==> inputs of trial 50 <==
==> flow/design.v <==
`timescale 1ns/1ps   
module fp_arithmetic_sequence_generator (
    input wire clk,                   
    input wire rst_n,                 
    input wire activate,              
    input wire [31:0] a1,             
    input wire [31:0] d,              
    input wire [31:0] n,              
    input wire [31:0] saddr,          
    output reg done,                  
    output reg [31:0] mem_addr,       
    output reg [31:0] mem_wdata,      
    output reg mem_write,             
    input wire mem_ready              
);
    localparam IDLE = 3'b000;        
    localparam INIT = 3'b001;        
    localparam LOAD_ADD = 3'b010;    
    localparam WAIT_ADD = 3'b011;    
    localparam MEM_WRITE = 3'b100;   
    localparam WAIT_MEM = 3'b101;    
    localparam UPDATE = 3'b110;      
    localparam FINISH = 3'b111;      
    reg [2:0] state;                 
    reg [31:0] counter;              
    reg [31:0] current_term;         
    reg [31:0] add_a, add_b;        
    reg add_start;                   
    wire [31:0] add_result;          
    wire add_done;                   
    fp_adder fp_add_inst (
        .clk(clk),
        .rst_n(rst_n),
        .a(add_a),
        .b(add_b),
        .start(add_start),
        .result(add_result),
        .done(add_done)
    );
    always @(posedge clk or negedge rst_n) begin
        if (!rst_n) begin
            state <= IDLE;
            counter <= 32'b0;
            current_term <= 32'b0;
            done <= 1'b0;
            add_start <= 1'b0;
            add_a <= 32'b0;
            add_b <= 32'b0;
            mem_addr <= 32'b0;
            mem_wdata <= 32'b0;
            mem_write <= 1'b0;
        end else begin
            add_start <= 1'b0;
            mem_write <= 1'b0;
            case (state)
                IDLE: begin
                    counter <= 32'b0;
                    done <= 1'b0;
                    if (activate) begin
                        state <= INIT;   
                    end
                end
                INIT: begin
                    current_term <= a1;          
                    counter <= 32'b0;            
                    mem_addr <= saddr;           
                    if (n == 32'b0)
                        state <= FINISH;         
                    else
                        state <= MEM_WRITE;      
                end
                LOAD_ADD: begin
                    add_a <= current_term;
                    add_b <= d;
                    add_start <= 1'b1;           
                    state <= WAIT_ADD;
                end
                WAIT_ADD: begin
                    if (add_done) begin
                        state <= MEM_WRITE;      
                    end
                end
                MEM_WRITE: begin
                    mem_wdata <= (counter == 0) ? a1 : add_result;
                    mem_write <= 1'b1;           
                    state <= WAIT_MEM;
                end
                WAIT_MEM: begin
                    if (mem_ready) begin
                        mem_addr <= mem_addr + 4;  
                        counter <= counter + 1'b1;  
                        if ((counter + 32'd1) >= n) begin
                            state <= FINISH;
                        end else if (counter == 0) begin
                            current_term <= a1;
                            state <= LOAD_ADD;   
                        end else begin
                            current_term <= add_result;
                            state <= LOAD_ADD;
                        end
                    end
                end
                FINISH: begin
                    done <= 1'b1;               
                    if (!activate) begin
                        state <= IDLE;          
                    end
                end
                default: state <= IDLE;         
            endcase
        end
    end
endmodule
module fp_adder (
    input wire clk,
    input wire rst_n,
    input wire [31:0] a,         
    input wire [31:0] b,         
    input wire start,            
    output reg [31:0] result,    
    output reg done              
);
    reg [31:0] a_reg, b_reg;    
    reg a_sign, b_sign;          
    reg [7:0] a_exp, b_exp;      
    reg [23:0] a_mant, b_mant;   
    reg [7:0] result_exp;        
    reg result_sign;             
    reg [24:0] result_mant;      
    reg [7:0] exp_diff;          
    localparam IDLE = 3'h0;       
    localparam UNPACK = 3'h1;     
    localparam ALIGN = 3'h2;      
    localparam ADD = 3'h3;        
    localparam NORMALIZE = 3'h4;  
    localparam PACK = 3'h5;       
    reg [2:0] state;
    always @(posedge clk or negedge rst_n) begin
        if (!rst_n) begin
            state <= IDLE;
            result <= 32'b0;
            done <= 1'b0;
        end else begin
            done <= 1'b0;   
            case (state)
                IDLE: begin
                    if (start) begin
                        a_reg <= a;   
                        b_reg <= b;
                        state <= UNPACK;
                    end
                end
                UNPACK: begin
                    a_sign <= a_reg[31];
                    a_exp <= a_reg[30:23];
                    a_mant <= {1'b1, a_reg[22:0]};   
                    b_sign <= b_reg[31];
                    b_exp <= b_reg[30:23];
                    b_mant <= {1'b1, b_reg[22:0]};   
                    state <= ALIGN;
                end
                ALIGN: begin
                    if (a_exp > b_exp) begin
                        exp_diff <= a_exp - b_exp;
                        b_mant <= ((a_exp - b_exp) > 24) ? 24'b0 : (b_mant >> (a_exp - b_exp));
                        result_exp <= a_exp;
                    end else begin
                        exp_diff <= b_exp - a_exp;
                        a_mant <= ((b_exp - a_exp) > 24) ? 24'b0 : (a_mant >> (b_exp - a_exp));
                        result_exp <= b_exp;
                    end
                    state <= ADD;
                end
                ADD: begin
                    if (a_sign == b_sign) begin
                        result_mant <= a_mant + b_mant;
                        result_sign <= a_sign;
                    end else begin
                        if (a_mant >= b_mant) begin
                            result_mant <= a_mant - b_mant;
                            result_sign <= a_sign;
                        end else begin
                            result_mant <= b_mant - a_mant;
                            result_sign <= b_sign;
                        end
                    end
                    state <= NORMALIZE;
                end
                NORMALIZE: begin
                    if (result_mant[24]) begin
                        result_mant <= result_mant >> 1;
                        result_exp <= result_exp + 1;
                        state <= PACK;
                    end else if (result_mant[23:0] != 0) begin
                        if (!result_mant[23]) begin
                            result_mant <= result_mant << 1;
                            result_exp <= result_exp - 1;
                        end else begin
                            state <= PACK;
                        end
                    end else begin
                        result_exp <= 8'b0;
                        state <= PACK;
                    end
                end
                PACK: begin
                    result <= {result_sign, result_exp, result_mant[22:0]};
                    done <= 1'b1;   
                    state <= IDLE;
                end
                default: state <= IDLE;   
            endcase
        end
    end
endmodule
==> flow/run.sh <==
#!/bin/bash
# the make line also repeats each setting of config.mk as NAME=value (left out here)
make -C /OpenROAD-flow-scripts/flow DESIGN_CONFIG=/design/flow/config.mk WORK_HOME=/design/flow/orfs CLKGATE_MAP_FILE= finish
==> flow/config.mk <==
export PLATFORM = sky130hd
export DESIGN_NAME = fp_arithmetic_sequence_generator
export DESIGN_NICKNAME = fp_arithmetic_sequence_generator
export VERILOG_FILES = /design/flow/design.v
export SDC_FILE = /design/flow/constraint.sdc
export NUM_CORES = 4
export LEC_CHECK = 0
export CAP_MARGIN = 20
export CELL_PAD_IN_SITES_DETAIL_PLACEMENT = 0
export CELL_PAD_IN_SITES_GLOBAL_PLACEMENT = 0
export CORE_MARGIN = 2
export CORE_UTILIZATION = 65
export CTS_CLUSTER_DIAMETER = 127
export CTS_CLUSTER_SIZE = 50
export MAX_ROUTING_LAYER = met5
export SETUP_SLACK_MARGIN = 0.31
export SLEW_MARGIN = 30
==> flow/constraint.sdc <==
create_clock -name core_clock -period 1.06 [get_ports {clk}]
set_input_delay 0.2120 -clock core_clock [delete_from_list [all_inputs] [get_ports {clk}]]
set_output_delay 0.2120 -clock core_clock [all_outputs]
set_load 0.01 [all_outputs]
==> trial 26 (differences from trial 50) <==
--- a/flow/config.mk
+++ b/flow/config.mk
@@ -11,7 +11,6 @@
 export CORE_MARGIN = 2
-export CORE_UTILIZATION = 65
-export CTS_CLUSTER_DIAMETER = 127
-export CTS_CLUSTER_SIZE = 50
+export CORE_UTILIZATION = 63
+export CTS_CLUSTER_DIAMETER = 74
+export CTS_CLUSTER_SIZE = 25
 export MAX_ROUTING_LAYER = met5
-export SETUP_SLACK_MARGIN = 0.31
 export SLEW_MARGIN = 30
==> flow/constraint.sdc (replaced) <==
create_clock -name core_clock -period 3.21 [get_ports {clk}]
set_input_delay 0.6420 -clock core_clock [delete_from_list [all_inputs] [get_ports {clk}]]
set_output_delay 0.6420 -clock core_clock [all_outputs]
set_load 0.01 [all_outputs]
==> build 52 (differences from trial 50) <==
==> flow/config.mk (replaced) <==
export PLATFORM = sky130hd
export DESIGN_NAME = fp_arithmetic_sequence_generator
export DESIGN_NICKNAME = fp_arithmetic_sequence_generator
export VERILOG_FILES = /design/flow/design.v
export SDC_FILE = /design/flow/constraint.sdc
export NUM_CORES = 4
export LEC_CHECK = 0
export CAP_MARGIN = 20
export CORE_MARGIN = 2
export CORE_UTILIZATION = 48
export SLEW_MARGIN = 20
==> flow/constraint.sdc (replaced) <==
create_clock -name core_clock -period 5.32 [get_ports {clk}]
set_input_delay 1.0640 -clock core_clock [delete_from_list [all_inputs] [get_ports {clk}]]
set_output_delay 1.0640 -clock core_clock [all_outputs]
set_load 0.01 [all_outputs]
==> qor summary <==
	build 52	trial 50	trial 26
Max-cap violation count	0	-	1
Multi-input combinational cell area	13,100 sq um	-	14,900 sq um
Result of the run	finished clean	stopped before the end	complete, but fails checks
Failing step	-	global routing (5_1_grt)	-
Violated checks	-	-	capacitance limit, slew limit, setup timing
Number of sequential storage elements	405	-	405
Clock Buffer Count	61	-	34
Headroom to the max-slew limit	0.362	-	-0.0500
Number of non-clock inverters in the layout	172	-	172
Amount of wire on met3 after detailed routing	7560 um	-	17,900 um
Combinational share of power	0.108	-	0.154
Final setup vio count	0	-	135
Routability cong.	1.00	1.12	1.02
Share of the core filled with cells	0.565	-	0.865
Worst reg2reg path endpoint	current_term[28]	-	current_term[2]


==> run P: inputs <==
Starts from the design.v that is shown in full above.
clock: 12.0 ns
lec_check: 0
abc_area: 1
cap_margin: 20
cell_pad_in_sites_detail_placement: 2
core_margin: 4
core_utilization: 40
gpl_routability_driven: 0
setup_slack_margin: 2.83
slew_margin: 15
tns_end_percent: 90
run.sh (not shown) runs the stock make flow with config.mk's settings and CLKGATE_MAP_FILE=.
==> run F: changes against run P <==
==> flow/config.mk (replaced) <==
export PLATFORM = sky130hd
export DESIGN_NAME = fp_arithmetic_sequence_generator
export DESIGN_NICKNAME = fp_arithmetic_sequence_generator
export VERILOG_FILES = /design/flow/design.v
export SDC_FILE = /design/flow/constraint.sdc
export NUM_CORES = 4
export LEC_CHECK = 0
export CAP_MARGIN = 20
export CORE_MARGIN = 2
export CORE_UTILIZATION = 70
export SETUP_SLACK_MARGIN = 0.61
export SLEW_MARGIN = 20
==> flow/constraint.sdc (replaced) <==
create_clock -name core_clock -period 4.34 [get_ports {clk}]
set_input_delay 0.8680 -clock core_clock [delete_from_list [all_inputs] [get_ports {clk}]]
set_output_delay 0.8680 -clock core_clock [all_outputs]
set_load 0.01 [all_outputs]
==> run B: changes against run P <==
==> flow/config.mk (replaced) <==
export PLATFORM = sky130hd
export DESIGN_NAME = fp_arithmetic_sequence_generator
export DESIGN_NICKNAME = fp_arithmetic_sequence_generator
export VERILOG_FILES = /design/flow/design.v
export SDC_FILE = /design/flow/constraint.sdc
export NUM_CORES = 4
export LEC_CHECK = 0
export CAP_MARGIN = 20
export CORE_MARGIN = 2
export CORE_UTILIZATION = 40
export SLEW_MARGIN = 20
==> flow/constraint.sdc (replaced) <==
create_clock -name core_clock -period 5.32 [get_ports {clk}]
set_input_delay 1.0640 -clock core_clock [delete_from_list [all_inputs] [get_ports {clk}]]
set_output_delay 1.0640 -clock core_clock [all_outputs]
set_load 0.01 [all_outputs]
==> ci_impl_report.md <==
### Yosys + OpenROAD results

| Metric | Value |
|---|---|
| Status | `failed layout checks` |
| SO Viols | `negative setup slack` |
| Clock-cell share | `0.0454` |
| RSZ-0062 raised after global routing | `true` |
| Worst setup margin | `-0.135 ns` |
| Buffer share of cell area | `0.110` |
| Final setup fails | `9` |
-- figures above: run F

==> ci_impl_report.md <==
### Yosys + OpenROAD results

| Metric | Value |
|---|---|
| Status | `no timing/DRC/antenna violations` |
| Final setup fails | `0` |
| RSZ-0062 raised after global routing | `false` |
| Yosys top cell by instances | `nand2_1` |
| Vias/cell | `6.48` |
| Reg area | `0.0110 mm2` |
| CP max-delay cell | `nor2_1` |
| Buffer share of cell area | `0.0733` |
-- figures above: run P

==> ci_impl_report.md <==
### Yosys + OpenROAD results

| Metric | Value |
|---|---|
| Worst setup margin | `0.629 ns` |
| RSZ-0062 raised after global routing | `false` |
| Clock-cell share | `0.0457` |
| Final setup fails | `0` |
| Status | `no timing/DRC/antenna violations` |
-- figures above: run B



==> inputs of job 448 <==
// fp_arithmetic_sequence_generator: RTL as listed in full above, without the edits since
make LEC_CHECK=0 CAP_MARGIN=20 CORE_MARGIN=2 CORE_UTILIZATION=40 SLEW_MARGIN=20 finish   # period 12.0 ns
==> job 372 (differences from job 448) <==
- ABC_AREA: default -> 1
- CELL_PAD_IN_SITES_DETAIL_PLACEMENT: default -> 2
- CORE_MARGIN: 2 -> 10
- SLEW_MARGIN: 20 -> 15
- TNS_END_PERCENT: default -> 90
==> job 3020 (differences from job 448) <==
- CORE_UTILIZATION: 40 -> 70
- CTS_CLUSTER_DIAMETER: default -> 32
- MAX_ROUTING_LAYER: default -> met4
- SETUP_SLACK_MARGIN: default -> 0.73
==> flow/constraint.sdc (replaced) <==
create_clock -name core_clock -period 4.34 [get_ports {clk}]
set_input_delay 0.8680 -clock core_clock [delete_from_list [all_inputs] [get_ports {clk}]]
set_output_delay 0.8680 -clock core_clock [all_outputs]
set_load 0.01 [all_outputs]
==> summary of the runs <==
In job 372 the utilization is higher than in job 448, by 0.28 points.
Synthesized cell count is the same in job 448 and job 3020.
In job 448 the clock skew is lower than in job 372, by 0.016 ns.
Job 3020 never finished: it broke off in global routing (5_1_grt), error ODB-0269. Job 448 went through all stages and came out clean. Job 372 finished with timing, DRC and antenna clean.
Between job 3020 and job 372, the lower area after synthesis is in job 3020 (gap 0.48%, measured against job 372).
Die size: job 3020 < job 448 < job 372.
Against job 372, the setup slack of job 448 is better by 1.5 ns.
Between job 372 and job 448, the lower non-clock buffer count is in job 372 (gap 7).
Between job 448 and job 372, the lower routed wire length is in job 448 (gap 46%, measured against job 372).
==> figures <==
metric                                                                    job 448                  job 3020                  job 372
Status                                                    complete, no violations            did not finish  complete, no violations
Stage where the flow stopped                                                    -  global routing (5_1_grt)                        -
Number of routed nets with antenna violations                                   0                         -                        0
Ratio of routed vias to standard cells                                       6.02                         -                     6.64
Count of tool warnings                                                         84                         -                       87
Cell area after placement                                               28000 µm²                 28200 µm²                28000 µm²
Final cell area excluding filler cells                                  29600 µm²                         -                29800 µm²
Total number of placement rows                                                 92                        69                       92
Worst slack, placed                                                       6.58 ns                -0.0242 ns                  5.68 ns
Worst hold path type                                                   reg -> reg                         -               reg -> reg
Sequential standard cell area                                           11000 µm²                         -                11000 µm²
Number of buffers added by the clock tree synthesis step                       46                        74                       47
Number of cells on the worst hold path                                          0                         -                        0
Worst clock skew                                                        0.0224 ns                         -                0.0381 ns
Total combinational power                                                0.381 mW                         -                  1.22 mW
AND-OR/OR-AND Cells, Area Fraction                                          19.3%                     19.3%                    12.9%
Final #Nets                                                                  2957                         -                     3539
Max layer used                                                               met5                         -                     met5
Power is estimated from default activity; no workload was simulated.
